--- design/flow/design.v ---
module alu #(
    parameter INST_W = 4,
    parameter INT_W  = 6,
    parameter FRAC_W = 10,
    parameter DATA_W = INT_W + FRAC_W
)(
    input                      i_clk,
    input                      i_rst_n,
    input                      i_in_valid,
    output                     o_busy,
    input         [INST_W-1:0] i_inst,
    input  signed [DATA_W-1:0] i_data_a,
    input  signed [DATA_W-1:0] i_data_b,
    output                     o_out_valid,
    output        [DATA_W-1:0] o_data
);
localparam SADD = 4'd0;  
localparam SSUB = 4'd1;  
localparam SMUL = 4'd2;  
localparam SACC = 4'd3;  
localparam SOFT = 4'd4;  
localparam XOR = 4'd5;   
localparam ARSH = 4'd6;  
localparam LROT = 4'd7;  
localparam CLZ = 4'd8;   
localparam RM4 = 4'd9;   
localparam MEM_H = 16;   
integer i;
localparam RANGE1 = 6'b100000;
localparam RANGE2 = 6'b010000;
localparam RANGE3 = 6'b001000;
localparam RANGE4 = 6'b000100;
localparam RANGE5 = 6'b000010;
localparam RANGE6 = 6'b000001;
localparam WAIT = 1'b0;
localparam EXE = 1'b1;
reg signed [DATA_W-1:0] comb_result; 
reg [DATA_W-1:0] rot_result; 
reg [DATA_W-1:0] add_sub_result;
reg signed [DATA_W+3:0] acc_result20;
reg signed [DATA_W-1:0] acc_result;
reg signed [DATA_W:0] add_sub_result17;
reg [DATA_W-1:0] arsh_result;
reg [2*DATA_W-1:0] lrot_base;
reg [DATA_W-1:0] lrot_result;
reg [4:0] clz_result;
reg [12:0] rm4_result;
reg [7:0] clz8;
reg [3:0] clz4;
wire [5:0] soft_range;
reg signed [DATA_W-1:0] soft_result;
reg [DATA_W-1:0] o_data_buffer;
reg busy_buffer;
reg ovalid_buffer;
reg [INST_W-1:0] inst_buffer;
reg signed [DATA_W-1:0] data_a_buffer;
reg signed [DATA_W-1:0] data_b_buffer;
reg signed [DATA_W+3:0] acc_mem [MEM_H-1:0];     
reg cs, ns;
always @(posedge i_clk or negedge i_rst_n) begin
    if(!i_rst_n) begin
        for (i=0; i<16; i=i+1) begin
            acc_mem[i] <= 20'd0;
        end
    end
    else if (inst_buffer == SACC)begin
        acc_mem[data_a_buffer[3:0]] <= acc_result20;
    end
end
always @(posedge i_clk or negedge i_rst_n) begin
    if(!i_rst_n) begin
        cs <= WAIT;
    end
    else begin
        cs <= ns;
    end
end
always @(*) begin
    if (cs == WAIT) begin
        ns = (i_in_valid) ? EXE : WAIT;
    end
    else begin
        ns = WAIT;
    end
end
always @(posedge i_clk or negedge i_rst_n) begin
    if(!i_rst_n) begin
        busy_buffer <= 1'b0;
        ovalid_buffer <= 1'b0;
        inst_buffer <= 4'd0;
        o_data_buffer <= 16'd0;
        data_a_buffer <= 16'd0;
        data_b_buffer <= 16'd0;
    end
    else begin
        inst_buffer <= i_inst;
        o_data_buffer <= comb_result;
        data_a_buffer <= i_data_a;
        data_b_buffer <= i_data_b;
        if (cs == WAIT) begin
            busy_buffer <= (i_in_valid) ? 1'b1 : 1'b0;
            ovalid_buffer <= 1'b0;
        end
        else begin
            busy_buffer <= 1'b0;
            ovalid_buffer <= 1'b1;
        end
    end
end
assign o_data = o_data_buffer;
assign o_out_valid = ovalid_buffer;
assign o_busy = busy_buffer;
assign soft_range[5] = data_a_buffer >= 16'sh0800;                                      
assign soft_range[4] = (data_a_buffer >= 16'sh0000) && (data_a_buffer < 16'sh0800);     
assign soft_range[3] = (data_a_buffer >= 16'shfc00) && (data_a_buffer < 16'sh0000);     
assign soft_range[2] = (data_a_buffer >= 16'shf800) && (data_a_buffer < 16'shfc00);     
assign soft_range[1] = (data_a_buffer >= 16'shf400) && (data_a_buffer < 16'shf800);     
assign soft_range[0] = (data_a_buffer < 16'shf400);                                     
always @(*) begin
    comb_result = 16'd0;
    case(inst_buffer)
        SADD : begin
            comb_result = add_sub_result;
        end
        SSUB : begin
            comb_result = add_sub_result;
        end 
        SMUL : begin
            comb_result = S_mul(data_a_buffer, data_b_buffer);
        end
        SACC : begin
            comb_result = acc_result;
        end
        SOFT : begin
            comb_result = soft_result;
        end
        XOR : begin
            comb_result = data_a_buffer ^ data_b_buffer;
        end
        ARSH : begin
            comb_result = arsh_result;
        end
        LROT : begin
            comb_result = lrot_result;
        end
        CLZ : begin
            comb_result = (clz_result[4]) ? 16'h0010 : {12'b0, clz_result[3:0]};
        end
        RM4 : begin
            comb_result = {3'd0,rm4_result};
        end
    endcase
end
always @(*) begin
    acc_result20 = (acc_mem[data_a_buffer[3:0]] + data_b_buffer);
    if (acc_result20 > 20'sh07fff) begin
        acc_result = 16'h7fff;
    end
    else if (acc_result20 < 20'shf8000) begin
        acc_result = 16'h8000;
    end
    else begin
        acc_result = acc_result20[DATA_W-1:0];
    end
end
always @(*) begin
    add_sub_result17 = (inst_buffer[0]) ? (data_a_buffer - data_b_buffer) : (data_a_buffer + data_b_buffer);
    if (!add_sub_result17[DATA_W]) begin  
        add_sub_result = (add_sub_result17 > 17'sh07fff) ? 16'h7fff : add_sub_result17[DATA_W-1:0];  
    end
    else begin   
        add_sub_result = (add_sub_result17 < 17'sh18000) ? 16'h8000 : add_sub_result17[DATA_W-1:0];
    end
end
always @(*) begin
    soft_result = 16'd0;
    case (soft_range)
        RANGE1 : begin               
            soft_result = data_a_buffer;                                                                     
        end 
        RANGE2 : begin                           
            soft_result = dev3($signed({data_a_buffer, 1'b0}) + 18'sh00800);     
        end
        RANGE3 : begin
            soft_result = dev3($signed(({data_a_buffer[DATA_W-1], data_a_buffer})) + 18'sh00800);          
        end
        RANGE4 : begin
            soft_result = dev9($signed({data_a_buffer, 1'b0}) + 18'sh01400);     
        end
        RANGE5 : begin
            soft_result = dev9($signed({data_a_buffer[DATA_W-1], data_a_buffer}) + 18'sh00c00);          
        end
        RANGE6 : begin
            soft_result = 16'd0;                                                                     
        end
    endcase
end
always @(*) begin
    arsh_result = data_a_buffer >>> data_b_buffer[4:0];
end
always @(*) begin
    lrot_base = {2{data_a_buffer}};
    lrot_result = lrot_base[(5'd16-data_b_buffer[4:0])+:DATA_W];
end
always @(*) begin
    clz_result[4] = (~|data_a_buffer);
    clz_result[3] = (~|data_a_buffer[15:8]);
    clz8 = (clz_result[3]) ? data_a_buffer[7:0] : data_a_buffer[15:8];
    clz_result[2] = (~|clz8[7:4]);
    clz4 = (clz_result[2]) ? clz8[3:0] : clz8[7:4];
    clz_result[1] = (~|clz4[3:2]);
    clz_result[0] = (clz_result[1]) ? ~clz4[1] : ~clz4[3];
end
always @(*) begin
    for (i=0; i<13; i=i+1) begin
        rm4_result[i] = data_a_buffer[i+:4] == data_b_buffer[(15-i)-:4];
    end
end
function automatic [DATA_W-1:0] S_mul;
    input signed [DATA_W-1:0] data_a;
    input signed [DATA_W-1:0] data_b;
    reg signed [2*DATA_W-1:0] mul_result;
    begin
        mul_result = data_a * data_b;
        if (!mul_result[2*DATA_W-1]) begin
            if (mul_result > 32'sh01fffc00) begin
                S_mul = 16'h7fff;  
            end
            else begin
                S_mul = (mul_result[9]) ? mul_result[25:10] + 16'sd1 : mul_result[25:10];   
            end
        end
        else begin
            if (mul_result < 32'shfe000000) begin
                S_mul = 16'h8000;   
            end
            else begin
                S_mul = (mul_result[9]) ? mul_result[25:10] + 16'sd1 : mul_result[25:10];   
            end
        end
    end
endfunction
localparam EXT_BIT = 10;
function automatic [DATA_W-1:0] dev3;
    input signed [17:0] devident;        
    reg signed [EXT_BIT+17:0] ext_devident;
    reg signed [EXT_BIT+17:0] Q0;
    reg signed [EXT_BIT+17:0] Q1;
    reg signed [EXT_BIT+17:0] Q2;
    reg signed [EXT_BIT+17:0] Q3, Q3_plus1;
    begin
        ext_devident = {devident, 10'b0};            
        Q0 = ((ext_devident >> 2) + ext_devident) >> 2;
        Q1 = (Q0 + ext_devident) >> 1;
        Q2 = ((Q1 >> 6) + Q1);
        Q3 = ((Q2 >> 12) + Q2) >> 1;
        Q3_plus1 = Q3 + $signed({18'h00001,10'b0});   
        dev3 = (Q3[EXT_BIT-1]) ? Q3_plus1[EXT_BIT+15:EXT_BIT] : Q3[EXT_BIT+15:EXT_BIT];
    end
endfunction
function automatic [DATA_W-1:0] dev9;
    input signed [17:0] devident;
    reg signed [EXT_BIT+17:0] ext_devident;
    reg signed [EXT_BIT+17:0] Q0;
    reg signed [EXT_BIT+17:0] Q1;
    reg signed [EXT_BIT+17:0] Q2;
    reg signed [EXT_BIT+17:0] Q3, Q3_plus1;
    begin
        ext_devident = {devident, 10'b0};    
        Q0 = ((ext_devident >> 1) + ext_devident) >> 1;
        Q1 = (Q0 + ext_devident) >> 1;
        Q2 = ((Q1 >> 6) + Q1);
        Q3 = ((Q2 >> 12) + Q2) >> 3;
        Q3_plus1 = Q3 + $signed({18'h00001,10'b0});   
        dev9 = (Q3[EXT_BIT-1]) ? Q3_plus1[EXT_BIT+15:EXT_BIT] : Q3[EXT_BIT+15:EXT_BIT];
    end
endfunction
endmodule
--- design/flow/run.sh ---
#!/bin/bash
# the make line also repeats each setting of config.mk as NAME=value (left out here)
make -C /OpenROAD-flow-scripts/flow DESIGN_CONFIG=/design/flow/config.mk WORK_HOME=/design/flow/orfs CLKGATE_MAP_FILE= finish
--- design/flow/config.mk ---
export PLATFORM = sky130hd
export DESIGN_NAME = alu
export DESIGN_NICKNAME = alu
export VERILOG_FILES = /design/flow/design.v
export SDC_FILE = /design/flow/constraint.sdc
export NUM_CORES = 4
export LEC_CHECK = 0
export ABC_AREA = 1
export CAP_MARGIN = 20
export CORE_MARGIN = 2
export CORE_UTILIZATION = 70
export CTS_CLUSTER_DIAMETER = 211
export MAX_ROUTING_LAYER = met4
export PLACE_DENSITY = 0.66
export SETUP_SLACK_MARGIN = 1.8
export SLEW_MARGIN = 20
--- design/flow/constraint.sdc ---
create_clock -name core_clock -period 7.38 [get_ports {i_clk}]
set_input_delay 1.4760 -clock core_clock [delete_from_list [all_inputs] [get_ports {i_clk}]]
set_output_delay 1.4760 -clock core_clock [all_outputs]
set_load 0.01 [all_outputs]
==> notes.md, run 1 <==
run metrics: Post-Synthesis Net Count=6,607, Synth Flop Type=dfrtp_1, CORE AREA=60,500 µm², H-tree Lvls=2, Simple Share, Synth=22.6%, DP Wirelength=123 mm, Failed at=5_1_grt, cell type with the largest total area=dfrtp_1, die y size=251 µm, synthesized area per cell=7.27 µm², I/O pin cnt=57, Horiz. Die Dim=251 µm, Gate Count Post-Synth=5,889, Placed Cells=7,398, total track usage=69.2%, CTS buffer count=42, clock sink count=374, post-synthesis adder-cell area fraction=24.6%, ys cells=5,889, area of the chip=63,200 µm², root buf cell=clkbuf_16, synth top area cells=dfrtp_1, nand2_1, fa_1, status=did not finish, CTS Hold Buffers Added=0, FP Core Util=70.8%, Yosys Chip Area=42,800 µm², GP Congestion=1.13, IO Port Bufs=56, Compound Share, Synth=15.5%, Post-synth top cells=nand2_1, inv_1, o21ai_0, DP Worst Slack=-773 ps, FP Rows=90, Synth top cell by count=nand2_1, XOR-XNOR Cells, Area Fraction=5.53%, Multiplexer share=0.0467%, Syn Std Cell Area=42,800 µm², synth unique cells=76, Post-synth ARST share=100%, synth warn=2, Max-area cell share=21.9%, Synth flops=374, Post-synth EDFFs=0, Synth Seq Share=21.9%, Dominant comb cell=adder cells, first error=[ERROR GRT-0116] Global routing finished with congestion. Check the congestion regions in the DRC Viewer., buffer depth of the longest clock path=3, GRT Residual Overflow=41
[layer usage]
metal,global-route usage [%],overflow
met1,68.4,0
met2,90.9,24
met3,43.6,2
met4,66.4,15
met5,-,-
[stage by stage]
stage	setup TNS, ps	hold slack [ps]	instance area (µm²)	util, %
after CTS	-3400	441	54400	90.0
after global placement	-5370	387	50800	84.1
after detailed placement	-10490	393	50900	84.1
after floorplan	-33.5	435	43500	-
[timing repair]
item | 4_1_cts
setup buffers | 101
gates resized | 316
hold endpoints to repair | 0
setup endpoints to repair | 82
pin swaps | 185
==> run 2, diff against run 1 <==
- ABC_AREA: 1 -> unset
- CAP_MARGIN: 20 -> 35
- CORE_MARGIN: 2 -> 3
- CORE_UTILIZATION: 70 -> 40
- CTS_CLUSTER_DIAMETER: 211 -> 392
- CTS_CLUSTER_SIZE: unset -> 75
- GPL_ROUTABILITY_DRIVEN: unset -> 1
- GPL_TIMING_DRIVEN: unset -> 0
- HOLD_SLACK_MARGIN: unset -> 0.15
- MIN_ROUTING_LAYER: unset -> met2
- PLACE_DENSITY: 0.66 -> unset
- PLACE_DENSITY_LB_ADDON: unset -> 0.27
- SETUP_SLACK_MARGIN: 1.8 -> unset
- SLEW_MARGIN: 20 -> 40
- TNS_END_PERCENT: unset -> 15
- clock period: 7.38 -> 11.0 ns (I/O delays scaled with it)
==> notes.md, run 2 <==
run metrics: Horiz. Die Dim=327 µm (was 251 µm), FP Core Util=40.4% (was 70.8%), Post-Synthesis Net Count=5,564 (was 6,607), total track usage=54.5%, CORE AREA=102,000 µm² (was 60,500 µm²), synth unique cells=100 (was 76), GP Congestion=1.11 (was 1.13), status=did not finish (unchanged), Multiplexer share=2.03% (was 0.0467%), synth top area cells=dfrtp_1, fa_1, ha_1 (was dfrtp_1, nand2_1, fa_1), root buf cell=clkbuf_16 (unchanged), Synth Flop Type=dfrtp_1 (unchanged), IO Port Bufs=56 (unchanged), CTS buffer count=8 (was 42), H-tree Lvls=1 (was 2), area of the chip=107,000 µm² (was 63,200 µm²), ys cells=4,846 (was 5,889), Synth Seq Share=22.7% (was 21.9%), Failed at=5_1_grt (unchanged), Synth flops=374 (unchanged), FP Rows=117 (was 90), Gate Count Post-Synth=4,846 (was 5,889), Synth top cell by count=nand2_1 (unchanged), die y size=327 µm (was 251 µm), Post-synth top cells=nand2_1, o21ai_0, inv_1 (was nand2_1, inv_1, o21ai_0), post-synthesis adder-cell area fraction=25.6% (was 24.6%), synth warn=2 (unchanged), Syn Std Cell Area=41,200 µm² (was 42,800 µm²), I/O pin cnt=57 (unchanged), Compound Share, Synth=20.1% (was 15.5%), Simple Share, Synth=15.3% (was 22.6%), Yosys Chip Area=41,200 µm² (was 42,800 µm²), Post-synth ARST share=100% (unchanged), Post-synth EDFFs=0 (unchanged), clock sink count=374 (unchanged), cell type with the largest total area=dfrtp_1 (unchanged), synthesized area per cell=8.49 µm² (was 7.27 µm²), Dominant comb cell=adder cells (unchanged), Max-area cell share=22.7% (was 21.9%), first error=[ERROR GRT-0116] Global routing finished with congestion. Check the congestion regions in the DRC Viewer. (unchanged), DP Wirelength=134 mm (was 123 mm), XOR-XNOR Cells, Area Fraction=7.91% (was 5.53%), buffer depth of the longest clock path=3 (unchanged), CTS Hold Buffers Added=0 (unchanged), Placed Cells=6,284 (was 7,398), GRT Residual Overflow=5
==> run 2: repair_timing <==
action,4_1_cts
gates resized,56
setup endpoints to repair,16
pin swaps,6
cloned,0
buffers inserted,11
==> run 2: metrics by stage <==
stage / utilization [%] / setup WS, ps / instance area, µm²
2_1_floorplan: - / 1160 / 41200
3_3_place_gp: 42.6 / -9560 / 43400
4_1_cts: 43.6 / -80.8 / 44400
3_5_place_dp: 43.1 / -1490 / 43900
==> run 2: routing by layer <==
| metal | global-route usage, % | GRT overflow |
|---|---|---|
| met3 | 69.1 | 5 |
| met1 | - | - |
| met5 | - | - |
| met2 | 60.2 | 0 |
| met4 | 19.1 | 0 |
==> run 3, diff against run 2 <==
- CAP_MARGIN: 35 -> 5
- CELL_PAD_IN_SITES_GLOBAL_PLACEMENT: unset -> 2
- CORE_MARGIN: 3 -> 2
- CORE_UTILIZATION: 40 -> 67
- CTS_CLUSTER_DIAMETER: 392 -> 206
- CTS_CLUSTER_SIZE: 75 -> 15
- GPL_ROUTABILITY_DRIVEN: 1 -> unset
- GPL_TIMING_DRIVEN: 0 -> unset
- HOLD_SLACK_MARGIN: 0.15 -> unset
- MAX_ROUTING_LAYER: met4 -> met5
- MIN_ROUTING_LAYER: met2 -> unset
- PLACE_DENSITY_LB_ADDON: 0.27 -> unset
- SETUP_SLACK_MARGIN: unset -> 1.1
- SLEW_MARGIN: 40 -> 30
- TNS_END_PERCENT: 15 -> unset
- clock period: 11.0 -> 13.0 ns (I/O delays scaled with it)
==> notes.md, run 3 <==
run metrics: status=did not finish (unchanged), Failed at=3_1_place_gp_skip_io (was 5_1_grt), first error=[ERROR GPL-0301] Utilization 120.218 % exceeds 100%. (was [ERROR GRT-0116] Global routing finished with congestion. Check the congestion regions in the DRC Viewer.), FP Rows=90 (was 117), Compound Share, Synth=20.1% (unchanged), Simple Share, Synth=15.3% (unchanged), Post-synth EDFFs=0 (unchanged), area of the chip=63,400 µm² (was 107,000 µm²), Synth top cell by count=nand2_1 (unchanged), die y size=252 µm (was 327 µm), Dominant comb cell=adder cells (unchanged), Gate Count Post-Synth=4,846 (unchanged), Multiplexer share=2.03% (unchanged), FP Core Util=67.9% (was 40.4%), synth warn=2 (unchanged), post-synthesis adder-cell area fraction=25.6% (unchanged), Syn Std Cell Area=41,200 µm² (unchanged), Horiz. Die Dim=252 µm (was 327 µm), Post-synth top cells=nand2_1, o21ai_0, inv_1 (unchanged), ys cells=4,846 (unchanged), Max-area cell share=22.7% (unchanged), Yosys Chip Area=41,200 µm² (unchanged), CORE AREA=60,600 µm² (was 102,000 µm²), cell type with the largest total area=dfrtp_1 (unchanged), synth top area cells=dfrtp_1, fa_1, ha_1 (unchanged), synthesized area per cell=8.49 µm² (unchanged), XOR-XNOR Cells, Area Fraction=7.91% (unchanged), Synth Flop Type=dfrtp_1 (unchanged), Synth Seq Share=22.7% (unchanged), synth unique cells=100 (unchanged), Post-synth ARST share=100% (unchanged), Synth flops=374 (unchanged), Post-Synthesis Net Count=5,564 (unchanged)
==> run 4, diff against run 3 <==
- CAP_MARGIN: 5 -> 20
- CELL_PAD_IN_SITES_GLOBAL_PLACEMENT: 2 -> unset
- CORE_UTILIZATION: 67 -> 70
- CTS_CLUSTER_DIAMETER: 206 -> 211
- CTS_CLUSTER_SIZE: 15 -> unset
- MAX_ROUTING_LAYER: met5 -> met4
- PLACE_DENSITY: unset -> 0.66
- SETUP_SLACK_MARGIN: 1.1 -> -0.52
- SLEW_MARGIN: 30 -> 20
- clock period: 13.0 -> 7.45 ns (I/O delays scaled with it)
==> notes.md, run 4 <==
run metrics: Post-Synthesis Net Count=5,564 (unchanged), Max-area cell share=22.7% (unchanged), total track usage=89.9%, IO Port Bufs=56, Multiplexer share=2.03% (unchanged), FP Core Util=71.1% (was 67.9%), Post-synth ARST share=100% (unchanged), buffer depth of the longest clock path=3, DP Worst Slack=-2140 ps, Post-synth EDFFs=0 (unchanged), Compound Share, Synth=20.1% (unchanged), Simple Share, Synth=15.3% (unchanged), H-tree Lvls=2, DP Area=49,800 µm², synth unique cells=100 (unchanged), GP Congestion=1.15, cell type with the largest total area=dfrtp_1 (unchanged), CTS buffer count=34, Synth Seq Share=22.7% (unchanged), I/O pin cnt=57, Failed at=5_1_grt (was 3_1_place_gp_skip_io), Horiz. Die Dim=246 µm (was 252 µm), Synth Flop Type=dfrtp_1 (unchanged), first error=[ERROR GRT-0232] Routing congestion too high. Check the congestion heatmap in the GUI. (was [ERROR GPL-0301] Utilization 120.218 % exceeds 100%.), Post-synth top cells=nand2_1, o21ai_0, inv_1 (unchanged), ys cells=4,846 (unchanged), DP Wirelength=123 mm, GRT Residual Overflow=949, Synth top cell by count=nand2_1 (unchanged), FP Rows=88 (was 90), XOR-XNOR Cells, Area Fraction=7.91% (unchanged), synth top area cells=dfrtp_1, fa_1, ha_1 (unchanged), Dominant comb cell=adder cells (unchanged), Yosys Chip Area=41,200 µm² (unchanged), synth warn=2 (unchanged), clock sink count=374, Synth flops=374 (unchanged), status=did not finish (unchanged), area of the chip=60,700 µm² (was 63,400 µm²), root buf cell=clkbuf_16, Syn Std Cell Area=41,200 µm² (unchanged), die y size=246 µm (was 252 µm), Gate Count Post-Synth=4,846 (unchanged), Placed Cells=6,452, synthesized area per cell=8.49 µm² (unchanged), post-synthesis adder-cell area fraction=25.6% (unchanged), CORE AREA=57,900 µm² (was 60,600 µm²)
-- run 4: stage by stage --
stage	utilization, %	hold slack, ps
after CTS	90.5	422
after detailed placement	86.1	406
after global placement	86.0	385
after floorplan	-	435
-- run 4: what timing repair did --
item,CTS
pin swaps,187
hold buffers,0
endpoints found under the setup margin,16
gates resized,178
setup buffers,87
-- run 4: per-layer routing --
layer	GRT overflow	GRT usage (%)
met4	303	92.0
met1	71	86.7
met3	74	79.4
met5	-	-
met2	501	101
==> run 5, diff against run 4 <==
- CORE_UTILIZATION: 70 -> 52
- CTS_CLUSTER_DIAMETER: 211 -> unset
- CTS_CLUSTER_SIZE: unset -> 99
- MAX_ROUTING_LAYER: met4 -> unset
- PLACE_DENSITY: 0.66 -> unset
- SETUP_SLACK_MARGIN: -0.52 -> unset
- clock period: 7.45 -> 6.48 ns (I/O delays scaled with it)
==> notes.md, run 5 <==
impl run done, here's what came out: Final Slew Violations=0, FP Rows=103 (was 88), pin slew with the least headroom to its limit=914 ps, area of the chip=81,400 µm² (was 60,700 µm²), synth top area cells=dfrtp_1, fa_1, ha_1 (unchanged), CTS tree=built, status=complete, but fails checks (was did not finish), final period utilization=145%, largest net degree at the start of global routing=146, Synth-to-Final Area Change=33.6%, Compound Share, Synth=20.1% (unchanged), Setup violations, final=16, die y size=285 µm (was 246 µm), Simple Share, Synth=15.3% (unchanged), GRT Residual Overflow=0, fin crit period=9400 ps, Levels on crit path=47, XOR-XNOR Cells, Area Fraction=7.91% (unchanged), synth warn=2 (unchanged), first-pass GRT wire length=232 mm, relative slew slack=38.9%, tool warnings=60, Initial DRT Pass Iterations=6, CP Data Required Time=6910 ps, Synth flops=374 (unchanged), clk_skew=34.8 ps, FP Core Util=52.4% (was 71.1%), Peak Freq=106 MHz, clock sink count=374 (unchanged), PnR worst setup slack=-2920 ps, critical path class=flop to flop, max incr delay on CP=570 ps, Critical Path End=o_data_buffer[9], H-tree Lvls=2 (unchanged), cell type with the largest total area=dfrtp_1 (unchanged), Hold Crit Start=busy_buffer, Multiplexer share=2.03% (unchanged), Routed WL per cell=21.8 µm, post-synthesis adder-cell area fraction=25.6% (unchanged), Post-synth top cells=nand2_1, o21ai_0, inv_1 (unchanged), critical path launch point=data_a_buffer[2], ys cells=4,846 (unchanged), synth unique cells=100 (unchanged), Top delay family on crit path=AND-OR/OR-AND gates, synthesized area per cell=8.49 µm² (unchanged), Total Wirelength=153 mm, Max-area cell share=22.7% (unchanged), CORE AREA=78,600 µm² (was 57,900 µm²), Post-Synthesis Net Count=5,564 (unchanged), Post-synth ARST share=100% (unchanged), Syn Std Cell Area=41,200 µm² (unchanged), hold path depth=0, Yosys Chip Area=41,200 µm² (unchanged), slowest stage cell, crit path=a222oi_1, Fillers=6,476, CP Capture Type=flop, Critical R2R Capture=o_data_buffer[9], CP arrival=9830 ps, final hold vios=0, vias in the first global route=40,300, Latency at later pin=570 ps, IO Port Bufs=56 (unchanged), Setup crit start kind=flop, Reg clk slew, reported paths=70 ps, Post-synth EDFFs=0 (unchanged), CTS buffer count=38 (was 34), Vias/cell=5.81, I/O pin cnt=57 (unchanged), Worst Hold End=ovalid_buffer, CP max FO=5, crit path buf inv count=6, Reg2Reg Depth=47, RSZ-0062 raised after global routing=true, total track usage=36.8%, Reg2Reg Setup Slack=-2920 ps, GP Congestion=1.04 (was 1.15), Dominant comb cell=adder cells (unchanged), DRC violations left=0, via count=40,700, Max-Cap Viols=0, most frequent CP cell=a21oi_2, initial antenna violation count=8, root buf cell=clkbuf_16 (unchanged), number of nets with antenna violations after routing=0, Horiz. Die Dim=285 µm (was 246 µm), reg-to-reg critical path startpoint=data_a_buffer[2], Nets=6,657, worst min-delay path class=flop to flop, Starting DRT DRC Count=3,442, DP Wirelength=118 mm (was 123 mm), Gate Count Post-Synth=4,846 (unchanged), post-route setup TNS=-40,640 ps, layout violations=setup timing, Synth top cell by count=nand2_1 (unchanged), Synth Seq Share=22.7% (unchanged), buffer depth of the longest clock path=3 (unchanged), Synth Flop Type=dfrtp_1 (unchanged), DP Worst Slack=-3460 ps (was -2140 ps)
## run 5: layout make-up
| type | count | area (µm²) | share of cell area, % |
|---|---|---|---|
| clock buffers | 54 | 1120 | 2.04 |
| flip-flops and latches | 374 | 9370 | 17.0 |
| inverters | 460 | 1730 | 3.15 |
| diodes | 1 | 2.50 | 0.00455 |
| repair buffers | 1274 | 10000 | 18.2 |
| multi-input cells | 3791 | 31200 | 56.8 |
| well taps | 1050 | 1310 | 2.39 |
| clock inverters | 13 | 199 | 0.362 |
## run 5: per-stage QoR
step | area [µm²] | hold slack [ps] | cells | utilization, %
after floorplan | 41500 | 435 | 4846 | -
after global placement | 51000 | 386 | 6830 | 64.8
after detailed placement | 51000 | 397 | 6830 | 64.8
after CTS | 54100 | 414 | 6989 | 68.8
after global routing | 55000 | 424 | 7016 | 70.0
final | 55000 | 420 | 7017 | 70.0
## run 5: per-layer routing
layer  track usage (%)  part of all wire (%)  vias to the layer above
met3              6.38                   8.3                      370
met2              58.4                    45                     1685
met5                 0                0.0085                        -
met4              15.7                   5.2                        2
li1                  -                     -                    19000
met1              49.8                    41                    19700
## run 5: repair_timing
action	CTS	global route
pin swaps	203	162
buffers inserted	95	33
setup endpoints to repair	16	16
resized	222	138
hold buffers	0	0
==> run 6, diff against run 5 <==
- CAP_MARGIN: 20 -> 35
- CORE_MARGIN: 2 -> 4
- CORE_UTILIZATION: 52 -> 40
- CTS_CLUSTER_DIAMETER: unset -> 392
- CTS_CLUSTER_SIZE: 99 -> unset
- HOLD_SLACK_MARGIN: unset -> 0.07
- MAX_ROUTING_LAYER: unset -> met5
- TNS_END_PERCENT: unset -> 15
- clock period: 6.48 -> 11.0 ns (I/O delays scaled with it)
==> notes.md, run 6 <==
impl run done, here's what came out: post-route setup TNS=0 ps (was -40,640 ps), fin crit period=10,470 ps (was 9400 ps), Synth top cell by count=nand2_1 (unchanged), FP Rows=117 (was 103), Reg2Reg Depth=48 (was 47), Peak Freq=95.5 MHz (was 106 MHz), first-pass GRT wire length=219 mm (was 232 mm), status=complete, no violations (was complete, but fails checks), Routed WL per cell=23.1 µm (was 21.8 µm), Reg2Reg Setup Slack=530 ps (was -2920 ps), Post-synth ARST share=100% (unchanged), crit path buf inv count=1 (was 6), CP Data Required Time=11,410 ps (was 6910 ps), Vias/cell=5.77 (was 5.81), IO Port Bufs=56 (unchanged), synthesized area per cell=8.49 µm² (unchanged), CTS Hold Buffers Added=0 (unchanged), Fillers=10,100 (was 6,476), Levels on crit path=48 (was 47), CTS buffer count=45 (was 38), Top delay family on crit path=AND-OR/OR-AND gates (unchanged), Synth flops=374 (unchanged), Post-Synthesis Net Count=5,564 (unchanged), largest net degree at the start of global routing=113 (was 146), total track usage=26.4% (was 36.8%), area of the chip=108,000 µm² (was 81,400 µm²), Multiplexer share=2.03% (unchanged), slowest stage cell, crit path=nor4b_1 (was a222oi_1), final hold vios=0 (unchanged), worst min-delay path class=flop to flop (unchanged), CP max FO=7 (was 5), Starting DRT DRC Count=3,624 (was 3,442), via count=36,200 (was 40,700), Max-area cell share=22.7% (unchanged), critical path launch point=data_a_buffer[2] (unchanged), Post-synth EDFFs=0 (unchanged), Setup violations, final=0 (was 16), Reg clk slew, reported paths=60 ps (was 70 ps), Horiz. Die Dim=329 µm (was 285 µm), Critical Path End=o_data_buffer[14] (was o_data_buffer[9]), CTS tree=built (unchanged), Syn Std Cell Area=41,200 µm² (unchanged), critical path class=flop to flop (unchanged), Yosys Chip Area=41,200 µm² (unchanged), relative slew slack=33.1% (was 38.9%), Synth-to-Final Area Change=10.4% (was 33.6%), FP Core Util=40.3% (was 52.4%), logic area=29,400 µm² (was 31,200 µm²), Critical R2R Capture=o_data_buffer[14] (was o_data_buffer[9]), clock sink count=374 (unchanged), reg-to-reg critical path startpoint=data_a_buffer[2] (unchanged), Nets=5,593 (was 6,657), pin slew with the least headroom to its limit=1000 ps (was 914 ps), Max-Cap Viols=0 (unchanged), Worst Hold End=ovalid_buffer (unchanged), Seq. cell area=9360 µm² (was 9370 µm²), Synth Flop Type=dfrtp_1 (unchanged), Setup crit start kind=flop (unchanged), XOR-XNOR Cells, Area Fraction=7.91% (unchanged), synth warn=2 (unchanged), Initial DRT Pass Iterations=9 (was 6), Simple Share, Synth=15.3% (unchanged), vias in the first global route=34,900 (was 40,300), CORE AREA=102,000 µm² (was 78,600 µm²), final period utilization=95.2% (was 145%), synth unique cells=100 (unchanged), DP Wirelength=109 mm (was 118 mm), Dominant comb cell=adder cells (unchanged), post-synthesis adder-cell area fraction=25.6% (unchanged), buffer depth of the longest clock path=3 (unchanged), cell type with the largest total area=dfrtp_1 (unchanged), Hold Crit Start=busy_buffer (unchanged), root buf cell=clkbuf_16 (unchanged), Post-synth top cells=nand2_1, o21ai_0, inv_1 (unchanged), initial antenna violation count=2 (was 8), ys cells=4,846 (unchanged), clk_skew=42.7 ps (was 34.8 ps), Gate Count Post-Synth=4,846 (unchanged), tool warnings=54 (was 60), H-tree Lvls=2 (unchanged), GRT Residual Overflow=0 (unchanged), Synth Seq Share=22.7% (unchanged), number of nets with antenna violations after routing=0 (unchanged), post-route cell area=45,400 µm² (was 55,000 µm²), synth top area cells=dfrtp_1, fa_1, ha_1 (unchanged), Final Slew Violations=0 (unchanged), hold path depth=0 (unchanged), die y size=329 µm (was 285 µm), Total Wirelength=145 mm (was 153 mm), I/O pin cnt=57 (unchanged), GP Congestion=1.02 (was 1.04), Latency at later pin=610 ps (was 570 ps), max incr delay on CP=760 ps (was 570 ps), most frequent CP cell=a21oi_1 (was a21oi_2), Compound Share, Synth=20.1% (unchanged), CP arrival=10,880 ps (was 9830 ps), DRC violations left=0 (unchanged), DP Area=43,800 µm² (was 51,000 µm²), CP Capture Type=flop (unchanged)
[run 6: layer usage]
| layer | share of wire, % | vias up | GRT usage (%) | wire (µm) |
|---|---|---|---|---|
| met3 | 8.8 | 259 | 4.69 | 12700 |
| li1 | - | 16900 | - | - |
| met2 | 43 | 1409 | 40.1 | 62500 |
| met1 | 45 | 17700 | 38.2 | 64500 |
| met5 | 0 | - | 0 | 0 |
| met4 | 3.6 | 0 | 8.19 | 5190 |
[run 6: timing repair]
action / 4_1_cts / 5_1_grt
endpoints found under the setup margin: 0 / 16
setup buffers: 0 / 3
gates resized: 0 / 26
[run 6: layout make-up]
cell class	count	share of cell area, %
Clock inverter	19	0.427
Multi-Input combinational cell	3791	64.7
Timing Repair Buffer	203	3.83
Clock buffer	64	2.84
Inverter	460	3.82
Tap cell	1368	3.77
Sequential cell	374	20.6
Antenna cell	1	0.00551
[run 6: stage by stage]
stage	instances	hold slack [ps]	worst slack [ps]	utilization [%]
global placement	6186	380	605	42.8
global route	6279	440	-72.0	44.5
detailed placement	6190	404	341	42.9
floorplan	4846	435	1160	-
CTS	6273	417	290	44.4
finish	6280	412	530	44.5
==> run 7, diff against run 6 <==
- CAP_MARGIN: 35 -> 5
- CORE_MARGIN: 4 -> 8
- CORE_UTILIZATION: 40 -> 33
- CTS_CLUSTER_DIAMETER: 392 -> 335
- GPL_ROUTABILITY_DRIVEN: unset -> 0
- GPL_TIMING_DRIVEN: unset -> 0
- HOLD_SLACK_MARGIN: 0.07 -> unset
- MIN_ROUTING_LAYER: unset -> met1
- PLACE_DENSITY: unset -> 0.41
- TNS_END_PERCENT: 15 -> unset
- clock period: 11.0 -> 7.58 ns (I/O delays scaled with it)
==> notes.md, run 7 <==
impl run done, here's what came out: IO Port Bufs=56 (unchanged), vias in the first global route=37,900 (was 34,900), Placed Cells=6,544 (was 6,190), Non-Filler Instances=6,879 (was 6,280), CTS Hold Buffers Added=0 (unchanged), synth top area cells=dfrtp_1, fa_1, ha_1 (unchanged), CP Data Required Time=7950 ps (was 11,410 ps), initial antenna violation count=3 (was 2), max incr delay on CP=590 ps (was 760 ps), clock sink count=374 (unchanged), Yosys Chip Area=41,200 µm² (unchanged), Levels on crit path=44 (was 48), Worst Hold End=ovalid_buffer (unchanged), most frequent CP cell=a21oi_2 (was a21oi_1), cell type with the largest total area=dfrtp_1 (unchanged), PnR worst setup slack=-2370 ps (was 530 ps), crit path buf inv count=4 (was 1), final hold slack=406 ps (was 412 ps), synth unique cells=100 (unchanged), ys cells=4,846 (unchanged), Peak Freq=100 MHz (was 95.5 MHz), via count=38,400 (was 36,200), WL met2=81.3 mm (was 62.5 mm), CP Capture Type=flop (unchanged), Max-Cap Viols=0 (unchanged), clk_skew=55.1 ps (was 42.7 ps), Synth Flop Type=dfrtp_1 (unchanged), root buf cell=clkbuf_16 (unchanged), synthesized area per cell=8.49 µm² (unchanged), Simple Share, Synth=15.3% (unchanged), Critical R2R Capture=o_data_buffer[9] (was o_data_buffer[14]), DRC violations left=0 (unchanged), hold path depth=0 (unchanged), I/O pin cnt=57 (unchanged), critical path launch point=data_a_buffer[1] (was data_a_buffer[2]), post-route setup TNS=-31,730 ps (was 0 ps), critical path class=flop to flop (unchanged), CP max FO=5 (was 7), number of nets with antenna violations after routing=0 (unchanged), synth warn=2 (unchanged), buffer depth of the longest clock path=3 (unchanged), Latency at later pin=660 ps (was 610 ps), Compound Share, Synth=20.1% (unchanged), final hold vios=0 (unchanged), worst min-delay path class=flop to flop (unchanged), CORE AREA=124,000 µm² (was 102,000 µm²), Reg2Reg Depth=44 (was 48), CP arrival=10,330 ps (was 10,880 ps), Vias/cell=5.58 (was 5.77), Max-area cell share=22.7% (unchanged), layout violations=setup timing, Hold Crit Start=busy_buffer (unchanged), final core occ=41.0% (was 44.5%), top sig layer=met4 (unchanged), Post-Synthesis Net Count=5,564 (unchanged), Gate Count Post-Synth=4,846 (unchanged), Initial DRT Pass Iterations=6 (was 9), FP Core Util=33.2% (was 40.3%), routed wl met3=12.3 mm (was 12.7 mm), CTS buffer count=47 (was 45), Total Wirelength=182 mm (was 145 mm), status=complete, but fails checks (was complete, no violations), Dominant comb cell=adder cells (unchanged), RSZ-0062 raised after global routing=true, Nets=5,919 (was 5,593), Setup violations, final=16 (was 0), relative slew slack=18.2% (was 33.1%), Reg2Reg Setup Slack=-2370 ps (was 530 ps), reg-to-reg critical path startpoint=data_a_buffer[1] (was data_a_buffer[2]), Routed WL per cell=26.4 µm (was 23.1 µm), largest net degree at the start of global routing=88 (was 113), area of the chip=136,000 µm² (was 108,000 µm²), Reg clk slew, reported paths=60 ps (about the same), fin crit period=9950 ps (was 10,470 ps), final period utilization=131% (was 95.2%), Syn Std Cell Area=41,200 µm² (unchanged), routed metal-1 wire length=81.4 mm (was 64.5 mm), GRT Residual Overflow=0 (unchanged), tool warnings=54 (unchanged), XOR-XNOR Cells, Area Fraction=7.91% (unchanged), Post-synth ARST share=100% (unchanged), first-pass GRT wire length=263 mm (was 219 mm), Synth flops=374 (unchanged), Fillers=12,600 (was 10,100), Synth top cell by count=nand2_1 (unchanged), Starting DRT DRC Count=3,400 (was 3,624), Horiz. Die Dim=369 µm (was 329 µm), H-tree Lvls=2 (unchanged), Setup crit start kind=flop (unchanged), FP Rows=129 (was 117), Post-synth top cells=nand2_1, o21ai_0, inv_1 (unchanged), Top delay family on crit path=AND-OR/OR-AND gates (unchanged), total track usage=25.8% (was 26.4%), Critical Path End=o_data_buffer[9] (was o_data_buffer[14]), Synth Seq Share=22.7% (unchanged), Post-synth EDFFs=0 (unchanged), pin slew with the least headroom to its limit=1210 ps (was 1000 ps), CTS tree=built (unchanged), slowest stage cell, crit path=a222oi_1 (was nor4b_1), Multiplexer share=2.03% (unchanged), post-synthesis adder-cell area fraction=25.6% (unchanged), die y size=369 µm (was 329 µm), DP Wirelength=137 mm (was 109 mm), Final Slew Violations=0 (unchanged), Synth-to-Final Area Change=23.3% (was 10.4%)
## run 7: cell type report
type                       instances  area [µm²]  area share, %
clock inverter                    27         430          0.848
antenna                            2        5.00        0.00986
timing repair buffer             312        2740           5.40
multi-input combinational       3791       32000           63.0
sequential                       374        9430           18.6
buffer                           215        1030           2.03
clock buffer                      61        1320           2.60
tap                             1637        2050           4.04
inverter                         460        1750           3.45
## run 7: metrics by stage
| stage | area (µm²) | worst slack [ps] |
|---|---|---|
| 5_1_grt | 50700 | -2640 |
| 2_1_floorplan | 41500 | -1410 |
| 6_report | 50700 | -2370 |
| 4_1_cts | 49400 | -2220 |
| 3_3_place_gp | 44100 | -15050 |
| 3_5_place_dp | 44200 | -5170 |
## run 7: metal layers
metal,up-vias,track usage [%]
met2,1228,41.3
met3,282,3.84
met5,-,0
met4,0,7.61
met1,19300,36.1
li1,17500,-
## run 7: timing repair
| action | 4_1_cts | 5_1_grt |
|---|---|---|
| cloned | 0 | 0 |
| setup buffers | 183 | 76 |
| pin swaps | 181 | 199 |
| gates resized | 428 | 188 |
| endpoints found under the setup margin | 181 | 97 |
==> run 8, diff against run 7 <==
- CAP_MARGIN: 5 -> 15
- CORE_MARGIN: 8 -> 2
- CORE_UTILIZATION: 33 -> 40
- CTS_CLUSTER_DIAMETER: 335 -> unset
- GPL_ROUTABILITY_DRIVEN: 0 -> unset
- GPL_TIMING_DRIVEN: 0 -> unset
- MAX_ROUTING_LAYER: met5 -> unset
- MIN_ROUTING_LAYER: met1 -> unset
- PLACE_DENSITY: 0.41 -> unset
- TNS_END_PERCENT: unset -> 30
- clock period: 7.58 -> 11.0 ns (I/O delays scaled with it)
==> notes.md, run 8 <==
impl run done, here's what came out: CTS Hold Buffers Added=0 (unchanged), Synth Seq Share=22.7% (unchanged), final hold vios=0 (unchanged), max incr delay on CP=460 ps (was 590 ps), crit path buf inv count=3 (was 4), ys cells=4,846 (unchanged), Routed WL per cell=23.6 µm (was 26.4 µm), Total Wirelength=148 mm (was 182 mm), Critical R2R Capture=o_data_buffer[8] (was o_data_buffer[9]), critical path class=flop to flop (unchanged), Max-Cap Viols=0 (unchanged), total track usage=27.4% (was 25.8%), Yosys Chip Area=41,200 µm² (unchanged), CTS tree=built (unchanged), die y size=325 µm (was 369 µm), CP Data Required Time=11,460 ps (was 7950 ps), synth top area cells=dfrtp_1, fa_1, ha_1 (unchanged), clock sink count=374 (unchanged), Synth-to-Final Area Change=9.91% (was 23.3%), I/O pin cnt=57 (unchanged), synth warn=2 (unchanged), Peak Freq=97.2 MHz (was 100 MHz), clk_skew=55.8 ps (was 55.1 ps), status=complete, no violations (was complete, but fails checks), CP arrival=10,750 ps (was 10,330 ps), Fillers=10,200 (was 12,600), synth unique cells=100 (unchanged), number of nets with antenna violations after routing=0 (unchanged), Dominant comb cell=adder cells (unchanged), CP Capture Type=flop (unchanged), FP Rows=117 (was 129), Syn Std Cell Area=41,200 µm² (unchanged), XOR-XNOR Cells, Area Fraction=7.91% (unchanged), Final Slew Violations=0 (unchanged), final period utilization=93.6% (was 131%), Latency at later pin=630 ps (was 660 ps), worst min-delay path class=flop to flop (unchanged), CORE AREA=102,000 µm² (was 124,000 µm²), pin slew with the least headroom to its limit=1090 ps (was 1210 ps), critical path launch point=data_a_buffer[1] (unchanged), Post-synth ARST share=100% (unchanged), Reg2Reg Depth=52 (was 44), area of the chip=105,000 µm² (was 136,000 µm²), DP Worst Slack=63.8 ps (was -5170 ps), GP Congestion=1.02, Gate Count Post-Synth=4,846 (unchanged), largest net degree at the start of global routing=152 (was 88), reg-to-reg critical path startpoint=data_a_buffer[1] (unchanged), DRC violations left=0 (unchanged), ANT cells=0 (was 2), cell type with the largest total area=dfrtp_1 (unchanged), Max-area cell share=22.7% (unchanged), FP Core Util=40.4% (was 33.2%), first-pass GRT wire length=222 mm (was 263 mm), PnR worst setup slack=708 ps (was -2370 ps), GRT Residual Overflow=0 (unchanged), root buf cell=clkbuf_16 (unchanged), CP max FO=20 (was 5), DP Wirelength=112 mm (was 137 mm), Synth top cell by count=nand2_1 (unchanged), Vias/cell=5.80 (was 5.58), Initial DRT Pass Iterations=6 (unchanged), initial antenna violation count=4 (was 3), most frequent CP cell=nor2_1 (was a21oi_2), Reg clk slew, reported paths=60 ps (about the same), Reg2Reg Setup Slack=710 ps (was -2370 ps), Levels on crit path=52 (was 44), hold path depth=0 (unchanged), Compound Share, Synth=20.1% (unchanged), synthesized area per cell=8.49 µm² (unchanged), Synth Flop Type=dfrtp_1 (unchanged), Nets=5,579 (was 5,919), Horiz. Die Dim=325 µm (was 369 µm), slowest stage cell, crit path=dfrtp_2 (was a222oi_1), CTS buffer count=42 (was 47), Critical Path End=o_data_buffer[8] (was o_data_buffer[9]), tool warnings=53 (was 54), Hold Crit Start=busy_buffer (unchanged), H-tree Lvls=2 (unchanged), Post-synth top cells=nand2_1, o21ai_0, inv_1 (unchanged), IO Port Bufs=56 (unchanged), Setup violations, final=0 (was 16), Simple Share, Synth=15.3% (unchanged), fin crit period=10,290 ps (was 9950 ps), post-synthesis adder-cell area fraction=25.6% (unchanged), via count=36,300 (was 38,400), Synth flops=374 (unchanged), Post-Synthesis Net Count=5,564 (unchanged), Multiplexer share=2.03% (unchanged), relative slew slack=27.1% (was 18.2%), Starting DRT DRC Count=3,550 (was 3,400), vias in the first global route=35,000 (was 37,900), Post-synth EDFFs=0 (unchanged), Worst Hold End=ovalid_buffer (unchanged), Setup crit start kind=flop (unchanged), Top delay family on crit path=AND-OR/OR-AND gates (unchanged), buffer depth of the longest clock path=3 (unchanged)
run 8: layer usage:
| metal | global-route usage (%) | vias up | wire length, µm |
|---|---|---|---|
| met3 | 4.87 | 243 | 13500 |
| met2 | 41.4 | 1484 | 63300 |
| met4 | 8.39 | 0 | 4860 |
| met1 | 39.9 | 17700 | 66400 |
| li1 | - | 16800 | - |
| met5 | 0 | - | 0 |
run 8: stage by stage:
stage	instances	area [µm²]	utilization (%)	hold slack (ps)	TNS (ps)
3_5_place_dp	6180	43700	42.9	390	0
3_3_place_gp	6180	43700	42.8	381	0
6_report	6260	45200	44.4	401	0
4_1_cts	6255	45000	44.2	404	0
5_1_grt	6260	45200	44.4	413	-45.9
2_1_floorplan	4846	41200	-	435	0
run 8: repair_timing:
action / CTS / global route
endpoints found under the setup margin: 0 / 16
buffers inserted: 0 / 5
gates resized: 0 / 42
run 8: final cells by class:
class	instances	area (µm²)	area share, %
sequential	374	9360	20.7
timing repair buffer	192	1620	3.58
multi-input combinational	3791	29500	65.1
inverter	460	1730	3.82
tap	1368	1710	3.78
clock buffer	57	1130	2.49
clock inverter	18	229	0.506
==> run 9, diff against run 8 <==
- ABC_AREA: unset -> 1
- CAP_MARGIN: 15 -> 20
- CORE_UTILIZATION: 40 -> 72
- CTS_CLUSTER_SIZE: unset -> 47
- HOLD_SLACK_MARGIN: unset -> -0.09
- PLACE_DENSITY_LB_ADDON: unset -> 0.01
- SETUP_SLACK_MARGIN: unset -> 1.87
- TNS_END_PERCENT: 30 -> 5
- clock period: 11.0 -> 6.52 ns (I/O delays scaled with it)
==> notes.md, run 9 <==
run metrics: root buf cell=clkbuf_16 (unchanged), GRT Residual Overflow=177, Syn Std Cell Area=42,800 µm² (was 41,200 µm²), XOR-XNOR Cells, Area Fraction=5.53% (was 7.91%), CORE AREA=58,900 µm² (was 102,000 µm²), synth warn=2 (unchanged), Failed at=5_1_grt, total track usage=74.6%, Compound Share, Synth=15.5% (was 20.1%), Synth Seq Share=21.9% (was 22.7%), Yosys Chip Area=42,800 µm² (was 41,200 µm²), Gate Count Post-Synth=5,889 (was 4,846), Horiz. Die Dim=248 µm (was 325 µm), first error=[ERROR GRT-0116] Global routing finished with congestion. Check the congestion regions in the DRC Viewer., I/O pin cnt=57 (unchanged), Multiplexer share=0.0467% (was 2.03%), H-tree Lvls=2 (unchanged), DP Worst Slack=-1710 ps (was 63.8 ps), ys cells=5,889 (was 4,846), synthesized area per cell=7.27 µm² (was 8.49 µm²), clock sink count=374 (unchanged), post-synthesis adder-cell area fraction=24.6% (was 25.6%), Simple Share, Synth=22.6% (was 15.3%), die y size=248 µm (was 325 µm), area of the chip=61,400 µm² (was 105,000 µm²), Synth Flop Type=dfrtp_1 (unchanged), Synth flops=374 (unchanged), FP Rows=89 (was 117), Placed Cells=7,586 (was 6,180), Post-Synthesis Net Count=6,607 (was 5,564), CTS Hold Buffers Added=0 (unchanged), FP Core Util=72.7% (was 40.4%), DP Area=52,100 µm² (was 43,700 µm²), synth unique cells=76 (was 100), status=did not finish (was complete, no violations), Post-synth ARST share=100% (unchanged), synth top area cells=dfrtp_1, nand2_1, fa_1 (was dfrtp_1, fa_1, ha_1), cell type with the largest total area=dfrtp_1 (unchanged), IO Port Bufs=56 (unchanged), Post-synth top cells=nand2_1, inv_1, o21ai_0 (was nand2_1, o21ai_0, inv_1), Max-area cell share=21.9% (was 22.7%), buffer depth of the longest clock path=3 (unchanged), Synth top cell by count=nand2_1 (unchanged), DP Wirelength=127 mm (was 112 mm), GP Congestion=1.18 (was 1.02), Dominant comb cell=adder cells (unchanged), Post-synth EDFFs=0 (unchanged), CTS buffer count=41 (was 42)
==> run 9: metrics by stage <==
stage,setup TNS [ps]
CTS,-20030
detailed placement,-24180
global placement,-16710
floorplan,-11430
==> run 9: timing repair <==
action,CTS
resized,212
pin swaps,90
endpoints found under the hold margin,0
buffers inserted,57
setup endpoints to repair,266
gates cloned,0
==> run 9: per-layer routing <==
metal	overflow	GRT usage, %
met5	0	25.8
met4	63	76.9
met3	12	56.6
met2	100	94.0
met1	2	73.1
==> run 10, diff against run 9 <==
- CAP_MARGIN: 20 -> 5
- CORE_UTILIZATION: 72 -> 70
- CTS_CLUSTER_DIAMETER: unset -> 335
- CTS_CLUSTER_SIZE: 47 -> unset
- GPL_ROUTABILITY_DRIVEN: unset -> 0
- GPL_TIMING_DRIVEN: unset -> 1
- HOLD_SLACK_MARGIN: -0.09 -> unset
- MAX_ROUTING_LAYER: unset -> met5
- MIN_ROUTING_LAYER: unset -> met1
- PLACE_DENSITY_LB_ADDON: 0.01 -> unset
- SETUP_SLACK_MARGIN: 1.87 -> unset
- TNS_END_PERCENT: 5 -> unset
- clock period: 6.52 -> 12.4 ns (I/O delays scaled with it)
==> notes.md, run 10 <==
impl run done, here's what came out: status=complete, no violations (was did not finish), Nets=6,607, Post-CTS Resized=0 (was 212), Worst Hold End=ovalid_buffer, Yosys Chip Area=42,800 µm² (unchanged), I/O pin cnt=57 (unchanged), vias in the first global route=39,900, Total Wirelength=137 mm, Critical Path End=o_data_buffer[12], tool warnings=56, Synth-to-Final Area Change=6.85%, Post-Synthesis Net Count=6,607 (unchanged), post-route setup TNS=0 ps, Gate Count Post-Synth=5,889 (unchanged), CORE AREA=60,500 µm² (was 58,900 µm²), Dominant comb cell=adder cells (unchanged), Latency at later pin=620 ps, IO Port Bufs=56 (unchanged), Simple Share, Synth=22.6% (unchanged), final hold vios=0, Reg2Reg Depth=55, Compound Share, Synth=15.5% (unchanged), CP max FO=22, critical path class=flop to flop, Routed WL per cell=20.4 µm, clk_skew=47.0 ps, FP Core Util=70.8% (was 72.7%), total track usage=43.5%, worst min-delay path class=flop to flop, relative slew slack=22.4%, Max-Cap Viols=0, CP Data Required Time=12,890 ps, Peak Freq=103 MHz, Hold Crit Start=busy_buffer, Starting DRT DRC Count=4,757, max incr delay on CP=660 ps, Critical R2R Capture=o_data_buffer[12], Setup crit start kind=flop, Setup violations, final=0, clock sink count=374 (unchanged), GRT Residual Overflow=0, CP Capture Type=flop, final core occ=75.7%, critical path launch point=data_a_buffer[1], Synth flops=374 (unchanged), CTS Hold Buffers Added=0 (unchanged), cell type with the largest total area=dfrtp_1 (unchanged), XOR-XNOR Cells, Area Fraction=5.53% (unchanged), synth warn=2 (unchanged), Final Slew Violations=0, reg-to-reg critical path startpoint=data_a_buffer[1], initial antenna violation count=4, Post-synth top cells=nand2_1, inv_1, o21ai_0 (unchanged), first-pass GRT wire length=214 mm, ys cells=5,889 (unchanged), Reg2Reg Setup Slack=2660 ps, synth top area cells=dfrtp_1, nand2_1, fa_1 (unchanged), slowest stage cell, crit path=dfrtp_1, synthesized area per cell=7.27 µm² (unchanged), DP Wirelength=102 mm (was 127 mm), Horiz. Die Dim=251 µm (was 248 µm), buffer depth of the longest clock path=3 (unchanged), Synth top cell by count=nand2_1 (unchanged), final period utilization=78.6%, final hold slack=399 ps, Max-area cell share=21.9% (unchanged), root buf cell=clkbuf_16 (unchanged), most frequent CP cell=nand2_1, hold path depth=0, post-synthesis adder-cell area fraction=24.6% (unchanged), Syn Std Cell Area=42,800 µm² (unchanged), Levels on crit path=55, Initial DRT Pass Iterations=10, number of nets with antenna violations after routing=0, fin crit period=9740 ps, via count=41,300, CTS tree=built, synth unique cells=76 (unchanged), Multiplexer share=0.0467% (unchanged), area of the chip=63,200 µm² (was 61,400 µm²), largest net degree at the start of global routing=151, DRC violations left=0, CP arrival=10,230 ps, Post-synth EDFFs=0 (unchanged), die y size=251 µm (was 248 µm), FP Rows=90 (was 89), crit path buf inv count=5, Top delay family on crit path=simple AND/OR/NAND/NOR gates, Vias/cell=6.15, RSZ-0062 raised after global routing=false, postcts setup bufs=0 (was 57), H-tree Lvls=2 (unchanged), Synth Seq Share=21.9% (unchanged), CTS buffer count=42 (was 41), Reg clk slew, reported paths=70 ps, Synth Flop Type=dfrtp_1 (unchanged), Post-synth ARST share=100% (unchanged), pin slew with the least headroom to its limit=1160 ps
[run 10: per-stage QoR]
stage | area, µm² | std cells | setup WS (ps)
floorplan | 42800 | 5889 | 4380
global route | 45700 | 6704 | 1820
CTS | 45700 | 6704 | 2880
global placement | 44300 | 6627 | 3200
detailed placement | 44300 | 6627 | 2910
finish | 45800 | 6708 | 2660
[run 10: layout make-up]
class / instances / area, µm²
Multi-Input combinational cell: 4378 / 29200
Antenna cell: 4 / 10.0
Timing Repair Buffer: 127 / 1110
Fill cell: 4831 / 14700
Clock buffer: 55 / 1150
Tap cell: 782 / 978
Clock inverter: 22 / 302
Inverter: 966 / 3630
Sequential cell: 374 / 9360
[run 10: layer usage]
metal  global-route usage (%)  vias up  share of wire (%)
met5                        0        -              0.067
li1                         -    19100                  -
met4                     23.9       10                6.4
met3                     12.2      563                 12
met1                     55.8    19400                 38
met2                     66.6     2257                 43
==> run 11, diff against run 10 <==
- CAP_MARGIN: 5 -> 20
- CORE_UTILIZATION: 70 -> 72
- CTS_CLUSTER_DIAMETER: 335 -> 295
- CTS_CLUSTER_SIZE: unset -> 10
- GPL_ROUTABILITY_DRIVEN: 0 -> unset
- GPL_TIMING_DRIVEN: 1 -> unset
- HOLD_SLACK_MARGIN: unset -> 0.29
- MAX_ROUTING_LAYER: met5 -> unset
- MIN_ROUTING_LAYER: met1 -> unset
- PLACE_DENSITY_LB_ADDON: unset -> 0.01
- SETUP_SLACK_MARGIN: unset -> 0.91
- TNS_END_PERCENT: unset -> 10
- clock period: 12.4 -> 4.96 ns (I/O delays scaled with it)
==> notes.md, run 11 <==
run metrics: status=did not finish (was complete, no violations), Failed at=4_1_cts, first error=[ERROR DPL-0033] detailed placement checks failed during check placement., synth unique cells=76 (unchanged), Gate Count Post-Synth=5,889 (unchanged), Compound Share, Synth=15.5% (unchanged), FP Rows=89 (was 90), Synth Seq Share=21.9% (unchanged), Horiz. Die Dim=248 µm (was 251 µm), Simple Share, Synth=22.6% (unchanged), Post-Synthesis Net Count=6,607 (unchanged), cell type with the largest total area=dfrtp_1 (unchanged), area of the chip=61,400 µm² (was 63,200 µm²), Synth flops=374 (unchanged), Synth Flop Type=dfrtp_1 (unchanged), CORE AREA=58,900 µm² (was 60,500 µm²), IO Port Bufs=56 (unchanged), Syn Std Cell Area=42,800 µm² (unchanged), Post-synth EDFFs=0 (unchanged), XOR-XNOR Cells, Area Fraction=5.53% (unchanged), Multiplexer share=0.0467% (unchanged), synthesized area per cell=7.27 µm² (unchanged), synth warn=2 (unchanged), FP Core Util=72.7% (was 70.8%), Dominant comb cell=adder cells (unchanged), Post-synth ARST share=100% (unchanged), synth top area cells=dfrtp_1, nand2_1, fa_1 (unchanged), Yosys Chip Area=42,800 µm² (unchanged), DP Wirelength=142 mm (was 102 mm), die y size=248 µm (was 251 µm), ys cells=5,889 (unchanged), Max-area cell share=21.9% (unchanged), Placed Cells=7,749 (was 6,627), I/O pin cnt=57 (unchanged), GP Congestion=1.20, Post-synth top cells=nand2_1, inv_1, o21ai_0 (unchanged), post-synthesis adder-cell area fraction=24.6% (unchanged), Synth top cell by count=nand2_1 (unchanged)
-- run 11: per-stage QoR --
| step | utilization (%) | hold WS [ps] | instance area (µm²) | setup slack [ps] |
|---|---|---|---|---|
| 2_1_floorplan | - | 435 | 43600 | -2440 |
| 3_3_place_gp | 91.2 | 381 | 53700 | -2820 |
| 3_5_place_dp | 91.2 | 386 | 53700 | -3440 |
==> run 12, diff against run 11 <==
- CAP_MARGIN: 20 -> 5
- CTS_CLUSTER_DIAMETER: 295 -> 335
- CTS_CLUSTER_SIZE: 10 -> 43
- GPL_ROUTABILITY_DRIVEN: unset -> 0
- GPL_TIMING_DRIVEN: unset -> 1
- HOLD_SLACK_MARGIN: 0.29 -> unset
- MAX_ROUTING_LAYER: unset -> met5
- MIN_ROUTING_LAYER: unset -> met1
- PLACE_DENSITY: unset -> 0.66
- PLACE_DENSITY_LB_ADDON: 0.01 -> unset
- SETUP_SLACK_MARGIN: 0.91 -> unset
- TNS_END_PERCENT: 10 -> unset
- clock period: 4.96 -> 7.58 ns (I/O delays scaled with it)
==> notes.md, run 12 <==
run metrics: status=did not finish (unchanged), Failed at=5_1_grt (was 4_1_cts), first error=[ERROR GRT-0232] Routing congestion too high. Check the congestion heatmap in the GUI. (was [ERROR DPL-0033] detailed placement checks failed during check placement.), clock sink count=374, Dominant comb cell=adder cells (unchanged), Synth Seq Share=21.9% (unchanged), H-tree Lvls=1, synth top area cells=dfrtp_1, nand2_1, fa_1 (unchanged), CORE AREA=58,900 µm² (unchanged), I/O pin cnt=57 (unchanged), Multiplexer share=0.0467% (unchanged), Synth flops=374 (unchanged), Post-synth ARST share=100% (unchanged), Post-synth EDFFs=0 (unchanged), Gate Count Post-Synth=5,889 (unchanged), total track usage=67.1%, Post-Synthesis Net Count=6,607 (unchanged), Yosys Chip Area=42,800 µm² (unchanged), Synth top cell by count=nand2_1 (unchanged), DP Wirelength=117 mm (was 142 mm), Post-synth top cells=nand2_1, inv_1, o21ai_0 (unchanged), area of the chip=61,400 µm² (unchanged), synth unique cells=76 (unchanged), GRT Residual Overflow=45, IO Port Bufs=56 (unchanged), ys cells=5,889 (unchanged), XOR-XNOR Cells, Area Fraction=5.53% (unchanged), FP Rows=89 (unchanged), synthesized area per cell=7.27 µm² (unchanged), buffer depth of the longest clock path=3, synth warn=2 (unchanged), Compound Share, Synth=15.5% (unchanged), Syn Std Cell Area=42,800 µm² (unchanged), root buf cell=clkbuf_16, CTS buffer count=12, Horiz. Die Dim=248 µm (unchanged), DP Worst Slack=-992 ps (was -3440 ps), Synth Flop Type=dfrtp_1 (unchanged), Max-area cell share=21.9% (unchanged), post-synthesis adder-cell area fraction=24.6% (unchanged), die y size=248 µm (unchanged), cell type with the largest total area=dfrtp_1 (unchanged), FP Core Util=72.7% (unchanged), Simple Share, Synth=22.6% (unchanged)
run 12: per-layer routing:
layer | GRT overflow | GRT usage [%]
met1 | 7 | 70.5
met2 | 18 | 84.7
met3 | 1 | 49.3
met4 | 19 | 56.5
met5 | 0 | 36.7
run 12: what timing repair did:
| item | in CTS |
|---|---|
| resized | 192 |
| hold buffers | 0 |
| pin swaps | 128 |
| buffers inserted | 60 |
| setup endpoints to repair | 16 |
| gates cloned | 0 |
run 12: per-stage QoR:
step | util, % | area [µm²] | instances
detailed placement | 84.3 | 49600 | 7317
global placement | 84.3 | 49600 | 7317
floorplan | - | 42900 | 5889
CTS | 87.0 | 51300 | 7392
